Setup of try-raven:
// my_chip
module my_chip (
    input logic [11:0] io_in,  
    output logic [11:0] io_out,  
    input logic clock,
    input logic reset  
);
    logic [7:0] data_in;
    logic enter, sw;
    logic rst;
    logic [1:0] operation;
    logic [4:0] data_out;
    logic finish, error;
    logic [3:0] index;
    Synchronizer sync1(.async(io_in[0]), .clock(clock), .sync(data_in[0]));
    Synchronizer sync2(.async(io_in[1]), .clock(clock), .sync(data_in[1]));
    Synchronizer sync3(.async(io_in[2]), .clock(clock), .sync(data_in[2]));
    Synchronizer sync4(.async(io_in[3]), .clock(clock), .sync(data_in[3]));
    Synchronizer sync5(.async(io_in[4]), .clock(clock), .sync(data_in[4]));
    Synchronizer sync6(.async(io_in[5]), .clock(clock), .sync(data_in[5]));
    Synchronizer sync7(.async(io_in[6]), .clock(clock), .sync(data_in[6]));
    Synchronizer sync8(.async(io_in[7]), .clock(clock), .sync(data_in[7]));
    Synchronizer sync9(.async(io_in[8]), .clock(clock), .sync(enter));
    Synchronizer sync10(.async(io_in[9]), .clock(clock), .sync(sw));
    Synchronizer sync11(.async(io_in[10]), .clock(clock), .sync(operation[0]));
    Synchronizer sync12(.async(io_in[11]), .clock(clock), .sync(operation[1]));
    Synchronizer sync13(.async(reset), .clock(clock), .sync(rst));
    assign io_out[4:0] = data_out[4:0];
    assign io_out[5] = finish;
    assign io_out[6] = error;
    assign io_out[10:7] = index[3:0];
    assign io_out[11] = 1'b0;
    Matrix_Calculator matrix_calculator(.data_in(data_in),
                                        .enter(enter),
                                        .sw(sw),
                                        .operation(operation), 
                                        .clk(clock), 
                                        .rst(rst), 
                                        .data_out(data_out), 
                                        .finish(finish), 
                                        .error(error), 
                                        .index(index));
endmodule
For scale: ~3100 cells after synthesis, ~26 I/O pins, about 25000 µm² of cells after synthesis.
clock: 4.49 ns
lec_check: 0
cap_margin: 25
cell_pad_in_sites_detail_placement: 2
cell_pad_in_sites_global_placement: 3
core_margin: 5
core_utilization: 40
cts_cluster_diameter: 106
gpl_timing_driven: 0
max_routing_layer: met5
min_routing_layer: met2
slew_margin: 20
tns_end_percent: 45
run.sh (not shown) runs the stock make flow with config.mk's settings and CLKGATE_MAP_FILE=.
Every stage of try-raven finished as expected; the final checks, on the other hand, flagged setup timing, which means the layout fails.
### try-raven -> try-tundra
- CORE_MARGIN changed from 5 to 2
- ABC_AREA newly set to 1
- CAP_MARGIN changed from 25 to 20
- CTS_CLUSTER_DIAMETER removed (was 106)
- CELL_PAD_IN_SITES_DETAIL_PLACEMENT removed (was 2)
- CORE_UTILIZATION changed from 40 to 72
- CELL_PAD_IN_SITES_GLOBAL_PLACEMENT removed (was 3)
- MAX_ROUTING_LAYER removed (was met5)
- GPL_TIMING_DRIVEN removed (was 0)
- TNS_END_PERCENT removed (was 45)
- PLACE_DENSITY newly set to 0.42
- MIN_ROUTING_LAYER removed (was met2)
- SETUP_SLACK_MARGIN newly set to 0.8
- the clock period (ns, I/O delays scaled along) changed from 4.49 to 4.57
NOTE number of placement rows try-raven->try-tundra decreased by more than 10%. Total cell area reported by yosys after synthesis, try-raven and try-tundra: larger value in try-tundra. [try-raven] flow finished | final checks: failed | reasons: setup timing. Per the final summary, try-tundra finished and its layout is clean on timing, DRC and antenna. Compared to try-raven, the routing of try-tundra uses less wire. Taking try-raven as the reference point, the end-of-flow core utilization of try-tundra rises by 33 points. try-tundra against try-raven: initial cell density of the core shows an increase of 33 points, chip area shows a reduction of 44%, post-route total power shows a reduction of 0.00050 W.
--- input diff try-tundra..try-umber ---
- CORE_UTILIZATION changed from 72 to 40
- SETUP_SLACK_MARGIN removed (was 0.8)
- PLACE_DENSITY removed (was 0.42)
- ABC_AREA removed (was 1)
- the clock period (ns, I/O delays scaled along) changed from 4.57 to 6.86
[summary]
Compared with try-tundra, try-umber shows a lower net count after synthesis.
try-umber against try-tundra: share of power burned in combinational logic has decreased; post-route clock period utilization dropped 0.50 points; met3 routed wirelength went down.
For try-xenon, these inputs were changed with respect to try-umber:
- PLACE_DENSITY_LB_ADDON now 0.2, previously not set
- SETUP_SLACK_MARGIN now -0.47, previously not set
- TNS_END_PERCENT now 30, previously not set
- CTS_CLUSTER_SIZE now 98, previously not set
- CELL_PAD_IN_SITES_DETAIL_PLACEMENT now 1, previously not set
- the clock period (ns, I/O delays scaled along) now 10.0, was 6.86
### Flow results
Summary of try-xenon over try-umber: proportion of cell area occupied by registers level, worst hold margin ~0 delta. Number of instances in the placed design across try-xenon and try-umber: no real change. Delta (try-xenon minus try-umber): maximum number of pins on one net before global-route repair now smaller; utilization has remained practically unchanged; post-placement worst setup slack now larger; non-clock buffering overhead in the final layout held. Combined global-route utilization of all metal layers was lower in try-umber than in try-xenon.
Input changes introduced in try-zinc (baseline for comparison: try-xenon):
- CORE_UTILIZATION now 72, was 40
- CELL_PAD_IN_SITES_DETAIL_PLACEMENT no longer set, was 1
- SETUP_SLACK_MARGIN no longer set, was -0.47
- PLACE_DENSITY_LB_ADDON no longer set, was 0.2
- CTS_CLUSTER_SIZE now 58, was 98
- PLACE_DENSITY now 0.67, previously not set
- CTS_CLUSTER_DIAMETER now 51, previously not set
- TNS_END_PERCENT no longer set, was 30
- the clock period (ns, I/O delays scaled along) now 9.03, was 10.0
Findings:
Post-detailed-route wirelength per cell was lower in try-zinc than in try-xenon.
Between try-zinc and try-xenon, the layout buffer count excluding clock buffers is higher for try-xenon.
Area: try-zinc vs try-xenon -> try-zinc smaller
Of try-zinc and try-xenon, the lower number of antenna diodes belongs to try-xenon.
Looking only at area added between synthesis and finish, and setting everything else aside, the lower value of try-zinc and try-xenon goes to try-zinc.
Compare try-zinc and try-xenon | met3 layer wire length in the routed design lower: try-xenon
HPWL after detailed placement: try-zinc better than try-xenon
Number of standard-cell rows in the floorplan, try-zinc and try-xenon: higher on try-xenon
Total chip power | try-zinc below try-xenon
Between try-zinc and try-xenon, the difference in synthesized cell count is negligible.
The inputs of try-lagoon differ from those of try-zinc as listed below.
- changing CTS_CLUSTER_SIZE from 58 to 24
- changing CAP_MARGIN from 20 to 40
Results
- No stage failed in try-lagoon, and the final checks on the layout all came back clean.
- Sequential share of layout area for try-lagoon: 0.47 points down relative to try-zinc
- [diff] register-to-register slack, try-lagoon relative to try-zinc: regression
- try-lagoon: wire length higher than try-zinc
- On try-lagoon: shortest clock period the worst path allows after layout is 0.019 ns lower than what try-zinc gave.
- Via count essentially unchanged between try-zinc and try-lagoon.
Power figures rest on the tool's default switching activity, not on a simulated workload.
